==> flow/design.v (excerpt) <==
module fp2_sub_add_correction
#(
  parameter RADIX = 32,
  parameter DIGITS = 14,
  parameter DIGITS_LOG = ( 
  (DIGITS <= 2) ? 1 : 
  (DIGITS <= 4) ? 2 : 
  (DIGITS <= 8) ? 3 : 
  (DIGITS <= 16) ? 4 : 
  (DIGITS <= 32) ? 5 : 
  (DIGITS <= 64) ? 6 : 
  (DIGITS <= 128) ? 7 : 
  (DIGITS <= 256) ? 8 : 
  (DIGITS <= 512) ? 9 : 
  (DIGITS <= 1024) ? 10 : 
  (DIGITS <= 2048) ? 11 : 
  (DIGITS <= 4096) ? 12 : 
  (DIGITS <= 8192) ? 13 : 
  (DIGITS <= 16384) ? 14 : 
  (DIGITS <= 32768) ? 15 : 
  (DIGITS <= 65536) ? 16 : 
  (DIGITS <= 131072) ? 17 : 
  (DIGITS <= 262144) ? 18 : 
  (DIGITS <= 524288) ? 19 : 
  (DIGITS <= 1048576) ? 20 : 
  (DIGITS <= 2097152) ? 21 : 
  (DIGITS <= 4194304) ? 22 : 
  (DIGITS <= 8388608) ? 23 : 
  (DIGITS <= 16777216) ? 24 : 
  (DIGITS <= 33554432) ? 25 : 
  (DIGITS <= 67108864) ? 26 : 
  (DIGITS <= 134217728) ? 27 : 
  (DIGITS <= 268435456) ? 28 : 
  (DIGITS <= 536870912) ? 29 : 
  (DIGITS <= 1073741824) ? 30 : 
  -1), 
  parameter FILE_CONST_PX2 = "px2.mem",
  parameter FILE_CONST_PX4 = "px4.mem"
)
(
  input wire start,
  input wire rst,
  input wire clk,
  input wire [2:0] cmd,  
  input wire extension_field_op,  
  output wire mem_a_0_rd_en,
  output wire [DIGITS_LOG-1:0] mem_a_0_rd_addr,
  input  wire [RADIX-1:0] mem_a_0_dout,
  output wire mem_a_1_rd_en,
  output wire [DIGITS_LOG-1:0] mem_a_1_rd_addr,
  input  wire [RADIX-1:0] mem_a_1_dout,
  output wire mem_b_0_rd_en,
  output wire [DIGITS_LOG-1:0] mem_b_0_rd_addr,
  input  wire [RADIX-1:0] mem_b_0_dout,
  output wire mem_b_1_rd_en,
  output wire [DIGITS_LOG-1:0] mem_b_1_rd_addr,
  input  wire [RADIX-1:0] mem_b_1_dout,
  output wire px2_mem_rd_en,
  output wire [DIGITS_LOG-1:0] px2_mem_rd_addr,
  input  wire [RADIX-1:0] px2_mem_dout,
  output wire px4_mem_rd_en,
  output wire [DIGITS_LOG-1:0] px4_mem_rd_addr,
  input  wire [RADIX-1:0] px4_mem_dout,
  input wire mem_c_0_rd_en,
  input wire [DIGITS_LOG-1:0] mem_c_0_rd_addr,
  output  wire [RADIX-1:0] mem_c_0_dout,
  input wire mem_c_1_rd_en,
  input wire [DIGITS_LOG-1:0] mem_c_1_rd_addr,
  output  wire [RADIX-1:0] mem_c_1_dout,
  output reg busy,
  output reg done
);
Size: about 5,600 cells after synthesis, roughly 2,100 flip-flops, roughly 310 I/O pins.
clock: 5.93 ns
lec_check: 0
abc_area: 0
cap_margin: 30
core_margin: 2
core_utilization: 65
cts_cluster_size: 25
gpl_routability_driven: 1
hold_slack_margin: 0.15
place_density: 0.85
setup_slack_margin: 0.94
slew_margin: 20
run.sh (not shown) runs the stock make flow with config.mk's settings and CLKGATE_MAP_FILE=.
The first run finished with timing, DRC and antenna clean.
Next try:
==> flow/config.mk (replaced) <==
export PLATFORM = sky130hd
export DESIGN_NAME = fp2_sub_add_correction
export DESIGN_NICKNAME = fp2_sub_add_correction
export VERILOG_FILES = /design/flow/design.v
export SDC_FILE = /design/flow/constraint.sdc
export NUM_CORES = 4
export LEC_CHECK = 0
export CAP_MARGIN = 20
export CORE_MARGIN = 2
export CORE_UTILIZATION = 25
export PLACE_DENSITY = 0.6
export SLEW_MARGIN = 20
==> flow/constraint.sdc (replaced) <==
create_clock -name core_clock -period 7.39 [get_ports {clk}]
set_input_delay 1.4780 -clock core_clock [delete_from_list [all_inputs] [get_ports {clk}]]
set_output_delay 1.4780 -clock core_clock [all_outputs]
set_load 0.01 [all_outputs]
The new run finished with timing, DRC and antenna clean.
Synthesized cell count does not change.
Total power is lower by 21%.
Non-clock buffer count falls by 87.
Combinational power goes down by 25%.
Setup slack is better by 310 ps.
Area after synthesis is unchanged.
Next try:
--- a/flow/config.mk
+++ b/flow/config.mk
@@ -8,5 +8,6 @@
 export CAP_MARGIN = 20
 export CORE_MARGIN = 2
-export CORE_UTILIZATION = 25
+export CORE_UTILIZATION = 70
+export CTS_CLUSTER_SIZE = 35
 export PLACE_DENSITY = 0.6
 export SLEW_MARGIN = 20
==> flow/constraint.sdc (replaced) <==
create_clock -name core_clock -period 2.68 [get_ports {clk}]
set_input_delay 0.5360 -clock core_clock [delete_from_list [all_inputs] [get_ports {clk}]]
set_output_delay 0.5360 -clock core_clock [all_outputs]
set_load 0.01 [all_outputs]
Outcome: The changed run did not get past global routing (5_1_grt), error GRT-0232; die area fell by 64%; synthesized area does not change; synthesized cell count does not change.
Next try:
--- a/flow/config.mk
+++ b/flow/config.mk
@@ -8,6 +8,5 @@
 export CAP_MARGIN = 20
 export CORE_MARGIN = 2
-export CORE_UTILIZATION = 70
-export CTS_CLUSTER_SIZE = 35
+export CORE_UTILIZATION = 56
 export PLACE_DENSITY = 0.6
 export SLEW_MARGIN = 20
==> flow/constraint.sdc (replaced) <==
create_clock -name core_clock -period 2.71 [get_ports {clk}]
set_input_delay 0.5420 -clock core_clock [delete_from_list [all_inputs] [get_ports {clk}]]
set_output_delay 0.5420 -clock core_clock [all_outputs]
set_load 0.01 [all_outputs]
What happened:
- Now the flow produced a layout that fails on negative setup slack
- area after synthesis is unchanged
- synthesized cell count does not change
- die area rose by 25%
Power figures rest on the tool's default switching activity, not on a simulated workload.
